==> build 77 <==
==> flow/design.v (excerpt) <==
module pwm_hw(
input clk,      			 
input reset,  			     
input red,                   
input green,                 
input blue,                  
output [19:0] Red_High_HW,   
output [19:0] Red_Low_HW,    
output [19:0] Green_High_HW, 
output [19:0] Green_Low_HW,  
output [19:0] Blue_High_HW,  
output [19:0] Blue_Low_HW    
             );
==> flow/config.mk <==
export PLATFORM = sky130hd
export DESIGN_NAME = pwm_hw
export DESIGN_NICKNAME = pwm_hw
export VERILOG_FILES = /design/flow/design.v
export SDC_FILE = /design/flow/constraint.sdc
export NUM_CORES = 4
export LEC_CHECK = 0
export CAP_MARGIN = 20
export CORE_MARGIN = 2
export CORE_UTILIZATION = 67
export CTS_CLUSTER_DIAMETER = 268
export CTS_CLUSTER_SIZE = 95
export PLACE_DENSITY = 0.4
export SLEW_MARGIN = 20
==> flow/constraint.sdc <==
create_clock -name core_clock -period 1.37 [get_ports {clk}]
set_input_delay 0.2740 -clock core_clock [delete_from_list [all_inputs] [get_ports {clk}]]
set_output_delay 0.2740 -clock core_clock [all_outputs]
set_load 0.01 [all_outputs]
run.sh (not shown) runs the stock make flow with config.mk's settings and CLKGATE_MAP_FILE=.
==> inputs of build 67, as changes to build 77 <==
Settings changed: CORE_UTILIZATION 67 to 58, CTS_CLUSTER_DIAMETER 268 to not set, CTS_CLUSTER_SIZE 95 to 40, PLACE_DENSITY 0.4 to not set.
==> flow/constraint.sdc (replaced) <==
create_clock -name core_clock -period 0.992 [get_ports {clk}]
set_input_delay 0.1984 -clock core_clock [delete_from_list [all_inputs] [get_ports {clk}]]
set_output_delay 0.1984 -clock core_clock [all_outputs]
set_load 0.01 [all_outputs]
==> inputs of build 75, as changes to build 77 <==
Settings changed: CORE_UTILIZATION 67 to 72, CTS_CLUSTER_DIAMETER 268 to 94, CTS_CLUSTER_SIZE 95 to 100, PLACE_DENSITY 0.4 to not set, PLACE_DENSITY_LB_ADDON set to 0.05, SETUP_SLACK_MARGIN set to 0.38.
==> flow/constraint.sdc (replaced) <==
create_clock -name core_clock -period 1.32 [get_ports {clk}]
set_input_delay 0.2640 -clock core_clock [delete_from_list [all_inputs] [get_ports {clk}]]
set_output_delay 0.2640 -clock core_clock [all_outputs]
set_load 0.01 [all_outputs]
==> inputs of trial 8, as changes to build 77 <==
Settings changed: CORE_UTILIZATION 67 to 40, CTS_CLUSTER_DIAMETER 268 to 395, CTS_CLUSTER_SIZE 95 to 100, PLACE_DENSITY 0.4 to 0.6, SETUP_SLACK_MARGIN set to 0.35.
==> flow/constraint.sdc (replaced) <==
create_clock -name core_clock -period 2.0 [get_ports {clk}]
set_input_delay 0.4000 -clock core_clock [delete_from_list [all_inputs] [get_ports {clk}]]
set_output_delay 0.4000 -clock core_clock [all_outputs]
set_load 0.01 [all_outputs]
==> results <==
- Trial 8 produced a clean layout. Build 67 failed in 4_1_cts, error DPL-0038. Build 75 did not get past 3_3_place_gp with FLW-0024. Build 77 aborted during 5_1_grt.
- Area after synthesis is the same in trial 8 and build 75.
- Of build 67 and build 77, build 67 has the higher die area (gap 15%, measured against build 77).
- In synthesized cell count, build 75 and build 67 do not differ.

---

==> run a <==
==> flow/design.v <==
module pwm_hw(
input clk,      			 
input reset,  			     
input red,                   
input green,                 
input blue,                  
output [19:0] Red_High_HW,   
output [19:0] Red_Low_HW,    
output [19:0] Green_High_HW, 
output [19:0] Green_Low_HW,  
output [19:0] Blue_High_HW,  
output [19:0] Blue_Low_HW    
             );
HW_PWM Red(.clk(clk),.reset(reset),.Colour_input(red),.High_Count(Red_High_HW),.Low_Count(Red_Low_HW));           
HW_PWM Green(.clk(clk),.reset(reset),.Colour_input(green),.High_Count(Green_High_HW), .Low_Count(Green_Low_HW));  
HW_PWM Blue(.clk(clk),.reset(reset),.Colour_input(blue),.High_Count(Blue_High_HW), .Low_Count(Blue_Low_HW));      
endmodule
module HW_PWM(
input clk,                     
input reset,                   
input Colour_input,            
output reg [19:0] High_Count,  
output reg [19:0] Low_Count    
            );
reg PrevPwm;                   
reg [19:0]Count;               
always@(posedge clk)
begin
if (!reset)                    
    begin
	Count<=20'b0;
	High_Count<=20'b0;
	Low_Count<=20'b0;          
	PrevPwm<=1'b0;
	end
else if(Colour_input==1)       
   begin
	if(PrevPwm!=Colour_input)  
		begin
 		Low_Count<=Count;      
		PrevPwm<=1'b1;         
		Count<=20'b0;          
		end
	else
		begin                  
		Count<=Count+1'b1;     
		end
  end
else if(Colour_input==0)       
	begin
	if(PrevPwm!=Colour_input)  
		begin
		High_Count<=Count;     
		PrevPwm<=Colour_input; 
		Count<=20'b0;          
		end
else
     begin                     
     Count<=Count+1'b1;        
     end     
end
end			
endmodule			
==> flow/run.sh <==
#!/bin/bash
# the make line also repeats each setting of config.mk as NAME=value (left out here)
make -C /OpenROAD-flow-scripts/flow DESIGN_CONFIG=/design/flow/config.mk WORK_HOME=/design/flow/orfs CLKGATE_MAP_FILE= finish
==> flow/config.mk <==
export PLATFORM = sky130hd
export DESIGN_NAME = pwm_hw
export DESIGN_NICKNAME = pwm_hw
export VERILOG_FILES = /design/flow/design.v
export SDC_FILE = /design/flow/constraint.sdc
export NUM_CORES = 4
export LEC_CHECK = 0
export ABC_AREA = 1
export CAP_MARGIN = 20
export CORE_ASPECT_RATIO = 0.5
export CORE_MARGIN = 2
export CORE_UTILIZATION = 64
export CTS_CLUSTER_DIAMETER = 222
export CTS_CLUSTER_SIZE = 100
export PLACE_DENSITY = 0.6
export SLEW_MARGIN = 20
export TNS_END_PERCENT = 10
==> flow/constraint.sdc <==
create_clock -name core_clock -period 1.01 [get_ports {clk}]
set_input_delay 0.2020 -clock core_clock [delete_from_list [all_inputs] [get_ports {clk}]]
set_output_delay 0.2020 -clock core_clock [all_outputs]
set_load 0.01 [all_outputs]
==> run b (differences from run a) <==
==> flow/config.mk (replaced) <==
export PLATFORM = sky130hd
export DESIGN_NAME = pwm_hw
export DESIGN_NICKNAME = pwm_hw
export VERILOG_FILES = /design/flow/design.v
export SDC_FILE = /design/flow/constraint.sdc
export NUM_CORES = 4
export LEC_CHECK = 0
export CAP_MARGIN = 20
export CORE_MARGIN = 2
export CORE_UTILIZATION = 64
export PLACE_DENSITY = 0.6
export SLEW_MARGIN = 20
==> flow/constraint.sdc (replaced) <==
create_clock -name core_clock -period 1.55 [get_ports {clk}]
set_input_delay 0.3100 -clock core_clock [delete_from_list [all_inputs] [get_ports {clk}]]
set_output_delay 0.3100 -clock core_clock [all_outputs]
set_load 0.01 [all_outputs]
==> results.cfg <==
; synthesis and place-and-route metrics
[floorplanning]
die_h_um = 110.5

[run_status]
violatedChecks = setup timing
status = failed layout checks

[sta]
setup_viol = 5
layout_setup_ws_ns = -0.02807

[synthesis]
syn_inst = 703
-- figures above: run b

==> results.cfg <==
; implementation run metrics
[run_status]
status = did not finish
stop_stage = 4_1_cts
error_line = [ERROR DPL-0033] detailed placement checks failed during check placement.

[synthesis]
yosys-top-cells-area = dfxtp_1 (52%), o21ai_0 (10%), a21oi_1 (9.5%), nor2_1 (7.1%), nand2_1 (4.4%)
ys_seq_share_pct = 51.63
syn_inst = 911
simple_gate_area_share_pct = 19.54
common_cells = dfxtp_1 (183), o21ai_0 (144), a21oi_1 (135), nor2_1 (135), nand2_1 (84)

[place]
dp.cells = 1260

[floorplanning]
die_w_um = 152.9
die_h_um = 78.46
core_area_mm2 = 0.01091
-- figures above: run a


---

==> inputs of juniper <==
// pwm_hw: RTL as listed in full above, without the edits since
Settings: LEC_CHECK=0, CAP_MARGIN=20, CORE_MARGIN=2, CORE_UTILIZATION=64, PLACE_DENSITY=0.6, SETUP_SLACK_MARGIN=0.32, SLEW_MARGIN=20; clock period 1.04 ns.
==> garnet (differences from juniper) <==
Settings changed: CORE_UTILIZATION 64 to 61, CTS_CLUSTER_DIAMETER set to 395, CTS_CLUSTER_SIZE set to 100, PLACE_DENSITY 0.6 to 0.86, SETUP_SLACK_MARGIN 0.32 to 0.35, TNS_END_PERCENT set to 5.
==> flow/constraint.sdc (replaced) <==
create_clock -name core_clock -period 2.0 [get_ports {clk}]
set_input_delay 0.4000 -clock core_clock [delete_from_list [all_inputs] [get_ports {clk}]]
set_output_delay 0.4000 -clock core_clock [all_outputs]
set_load 0.01 [all_outputs]
==> sierra (differences from juniper) <==
Settings changed: CORE_UTILIZATION 64 to 72, CTS_CLUSTER_DIAMETER set to 94, PLACE_DENSITY 0.6 to unset, PLACE_DENSITY_LB_ADDON set to 0.06, SETUP_SLACK_MARGIN 0.32 to 0.38, TNS_END_PERCENT set to 5.
==> flow/constraint.sdc (replaced) <==
create_clock -name core_clock -period 1.32 [get_ports {clk}]
set_input_delay 0.2640 -clock core_clock [delete_from_list [all_inputs] [get_ports {clk}]]
set_output_delay 0.2640 -clock core_clock [all_outputs]
set_load 0.01 [all_outputs]
==> qor summary <==
| quantity | sierra | juniper | garnet |
|---|---|---|---|
| Synthesized netlist cell count | 703 | 703 | 703 |
| Horizontal die size | 104.4 um | 110.5 um | 113.1 um |
| Status | did not finish | did not finish | no timing/DRC/antenna violations |
| Failing step | detailed placement | clock tree synthesis | - |
| Mean Syn Cell Area | 10.32 sq um | 10.32 sq um | 10.32 sq um |
| Placed cell count | - | 1082 | 963 |
| Complex-gate fraction of the synthesized area | 2.465% | 2.465% | 2.465% |
| Final weighted congestion of routability-driven global placement | 0.8506 | 0.8545 | 0.7836 |
| Die extent in y | 104.4 um | 110.5 um | 113.1 um |
| Area enclosed by the die boundary | 10900 sq um | 12210 sq um | 12790 sq um |
| Most instantiated flip-flop cell in the synthesis netlist | sky130_fd_sc_hd__dfxtp_1 | sky130_fd_sc_hd__dfxtp_1 | sky130_fd_sc_hd__dfxtp_1 |
| Count of yosys warnings during synthesis | 1 | 1 | 1 |
| Post-detailed-placement half-perimeter wirelength | - | 15870 um | 11200 um |
| Synthesized-area fraction occupied by adder cells | 1.551% | 1.551% | 1.551% |
| Fraction of the core area occupied by cells at floorplan | 74.26% | 66.37% | 63.03% |
| Worst setup slack after placement | - | -0.8719 ns | 0.03524 ns |
| Num rows | 36 | 38 | 39 |
| Yosys Instances | 703 | 703 | 703 |
| Placeable Area | 9774 sq um | 10940 sq um | 11520 sq um |
| Placement-stage cell area | - | 10200 sq um | 8786 sq um |

---

==> yarrow <==
// pwm_hw: RTL as listed in full above, without the edits since
Settings: LEC_CHECK=0, ABC_AREA=1, CAP_MARGIN=20, CORE_MARGIN=2, CORE_UTILIZATION=72, CTS_CLUSTER_DIAMETER=268, CTS_CLUSTER_SIZE=95, PLACE_DENSITY=0.4, SETUP_SLACK_MARGIN=-0.12, SLEW_MARGIN=20; clock period 1.37 ns.
==> harbor (differences from yarrow) <==
Settings changed: CORE_UTILIZATION 72 to 70, CTS_CLUSTER_DIAMETER 268 to 243, CTS_CLUSTER_SIZE 95 to 22, PLACE_DENSITY 0.4 to 0.6, SETUP_SLACK_MARGIN -0.12 to unset.
==> flow/constraint.sdc (replaced) <==
create_clock -name core_clock -period 0.94 [get_ports {clk}]
set_input_delay 0.1880 -clock core_clock [delete_from_list [all_inputs] [get_ports {clk}]]
set_output_delay 0.1880 -clock core_clock [all_outputs]
set_load 0.01 [all_outputs]
==> summary.txt <==
Item: results of the latest flow run.

- The run stopped with a tool error.
- The failing step is 3_5_place_dp.
- The tool reported: "Error: detail_place.tcl, 38 bad optional access".
- The area of the die is 0.01096 mm².
- The main flop type after synthesis is dfxtp_1.
- The core region is 0.009819 mm².
- Per the gpl log, the routability congestion estimate is 0.9986.
- At the floorplan stage, the core utilization is reported as 72.26%.
- The floorplan die width is 104.7 µm.
- Per the post-synthesis report, the number of cells in the design is 911.
- The die outline height is 104.7 µm.
- For reference, XOR and XNOR gates occupy 0% of the area reported after synthesis.
-- figures above: harbor

==> summary.txt <==
Item: results of the latest flow run.

- The flow did not finish.
- The failing step is 5_1_grt.
- The tool reported: "[ERROR GRT-0116] Global routing finished with congestion. Check the congestion regions in the DRC Viewer".
- Synthesis handed over a netlist of 911 instances.
- From bottom edge to top edge, the die measures 103.3 µm.
- The area share of xor/xnor cells in the synthesized design is 0%.
- The floorplan die width is 103.3 µm.
- The main flop type after synthesis is dfxtp_1.
- The chip occupies 0.01066 mm².
-- figures above: yarrow


---

==> trial 21: inputs <==
RTL: the design.v shown in full above, as it stands there.
Settings: LEC_CHECK=0, ABC_AREA=1, CAP_MARGIN=20, CELL_PAD_IN_SITES_GLOBAL_PLACEMENT=1, CORE_MARGIN=2, CORE_UTILIZATION=52, CTS_CLUSTER_DIAMETER=340, CTS_CLUSTER_SIZE=100, HOLD_SLACK_MARGIN=-0.05, SLEW_MARGIN=20, TNS_END_PERCENT=20; clock period 2.0 ns.
==> build 54 (differences from trial 21) <==
==> flow/config.mk (replaced) <==
export PLATFORM = sky130hd
export DESIGN_NAME = pwm_hw
export DESIGN_NICKNAME = pwm_hw
export VERILOG_FILES = /design/flow/design.v
export SDC_FILE = /design/flow/constraint.sdc
export NUM_CORES = 4
export LEC_CHECK = 0
export CAP_MARGIN = 5
export CORE_ASPECT_RATIO = 0.51
export CORE_MARGIN = 9
export CORE_UTILIZATION = 38
export CTS_CLUSTER_SIZE = 22
export GPL_TIMING_DRIVEN = 0
export HOLD_SLACK_MARGIN = -0.06
export MAX_ROUTING_LAYER = met4
export PLACE_DENSITY_LB_ADDON = 0.0
export SETUP_SLACK_MARGIN = 0.07
export SLEW_MARGIN = 20
export TNS_END_PERCENT = 75
==> results <==
|  | build 54 | trial 21 |
|---|---|---|
| Outcome | no timing/DRC/antenna violations | no timing/DRC/antenna violations |
| Count of non-CTS buffers in the layout | 162 | 138 |
| FF-to-FF setup slack | 0.14 ns | 0.51 ns |
| Maximum number of pins on one net before global-route repair | 17 | 82 |
| Initial DRT Pass Iterations | 4 | 5 |
| Sequential group share of total power | 50.2% | 46.9% |
| Syn_nets | 717 | 925 |
| Count of multi-input gates | 470 | 602 |
| Per-cell routed wire length | 16.6 um | 14.6 um |
| Routed wl met2 | 8530 um | 8580 um |
| Worst Hold Depth | 3 | 1 |
| Detailed-placement wirelength estimate | 12800 um | 12500 um |
| Buffer and inverter count on the worst path | 0 | 1 |

---

==> v26: inputs <==
Starts from the design.v that is shown in full above.
clock: 0.992 ns
lec_check: 0
abc_area: 0
cap_margin: 20
core_margin: 2
core_utilization: 59
gpl_routability_driven: 0
max_routing_layer: met4
place_density: 0.6
setup_slack_margin: 0.28
slew_margin: 25
tns_end_percent: 85
==> v23: changes against v26 <==
Settings changed: ABC_AREA 0 to not set, CORE_UTILIZATION 59 to 64, CTS_CLUSTER_SIZE set to 31, GPL_ROUTABILITY_DRIVEN 0 to not set, MAX_ROUTING_LAYER met4 to not set, SETUP_SLACK_MARGIN 0.28 to not set, SLEW_MARGIN 25 to 20, TNS_END_PERCENT 85 to not set.
==> flow/constraint.sdc (replaced) <==
create_clock -name core_clock -period 1.55 [get_ports {clk}]
set_input_delay 0.3100 -clock core_clock [delete_from_list [all_inputs] [get_ports {clk}]]
set_output_delay 0.3100 -clock core_clock [all_outputs]
set_load 0.01 [all_outputs]
==> v29: changes against v26 <==
Settings changed: ABC_AREA 0 to 1, CORE_UTILIZATION 59 to 72, CTS_CLUSTER_DIAMETER set to 243, CTS_CLUSTER_SIZE set to 72, GPL_ROUTABILITY_DRIVEN 0 to not set, PLACE_DENSITY 0.6 to not set, PLACE_DENSITY_LB_ADDON set to 0.01, SETUP_SLACK_MARGIN 0.28 to 0.27, SLEW_MARGIN 25 to 20, TNS_END_PERCENT 85 to not set.
==> flow/constraint.sdc (replaced) <==
create_clock -name core_clock -period 0.94 [get_ports {clk}]
set_input_delay 0.1880 -clock core_clock [delete_from_list [all_inputs] [get_ports {clk}]]
set_output_delay 0.1880 -clock core_clock [all_outputs]
set_load 0.01 [all_outputs]
==> notes <==
v23 reached the layout checks and failed them: negative setup slack. v29 failed in detailed placement (3_5_place_dp). v26 ended with an error in clock tree synthesis (4_1_cts) with DPL-0038.
Die area: v26 > v23 > v29.
Area after synthesis: v23 is higher than v29 (about 2.3%).
Of v23 and v29, v29 has the higher synthesized cell count (gap 23%, measured against v29).
==> figures <==
Core box area: v26 12,000 um2; v29 9680 um2; v23 10,900 um2
Outcome: v26 stopped before the end; v29 stopped before the end; v23 complete, but fails checks
Stage where the flow stopped: v26 clock tree synthesis (4_1_cts); v29 detailed placement (3_5_place_dp); v23 -
Layout check failures: v26 -; v29 -; v23 negative setup slack
Post-synthesis cell count from yosys: v26 703; v29 911; v23 703
Yosys stat chip area: v26 7260 um2; v29 7100 um2; v23 7260 um2
Minimum setup slack after placement: v26 -0.720 ns; v29 -; v23 -0.280 ns
Cell row count: v26 40; v29 36; v23 38
HPWL after detailed placement: v26 12.3 mm; v29 -; v23 11.4 mm
Area share, top type: v26 50.5%; v29 51.6%; v23 50.5%
Vertical die dimension: v26 115 um; v29 103 um; v23 110 um
Area fraction in mux cells: v26 17.2%; v29 0%; v23 17.2%
Synthesized area per cell: v26 10.3 um2; v29 7.79 um2; v23 10.3 um2
Net count after synthesis: v26 717; v29 925; v23 717
Count of different cell masters after synthesis: v26 33; v29 22; v23 33
Die outline area: v26 13,200 um2; v29 10,700 um2; v23 12,200 um2
Share of synthesized cell area in and-or and or-and compound cells: v26 2.47%; v29 20.3%; v23 2.47%
Post-synthesis simple-gate area fraction: v26 21.0%; v29 19.5%; v23 21.0%
Power is estimated from default activity; no workload was simulated.
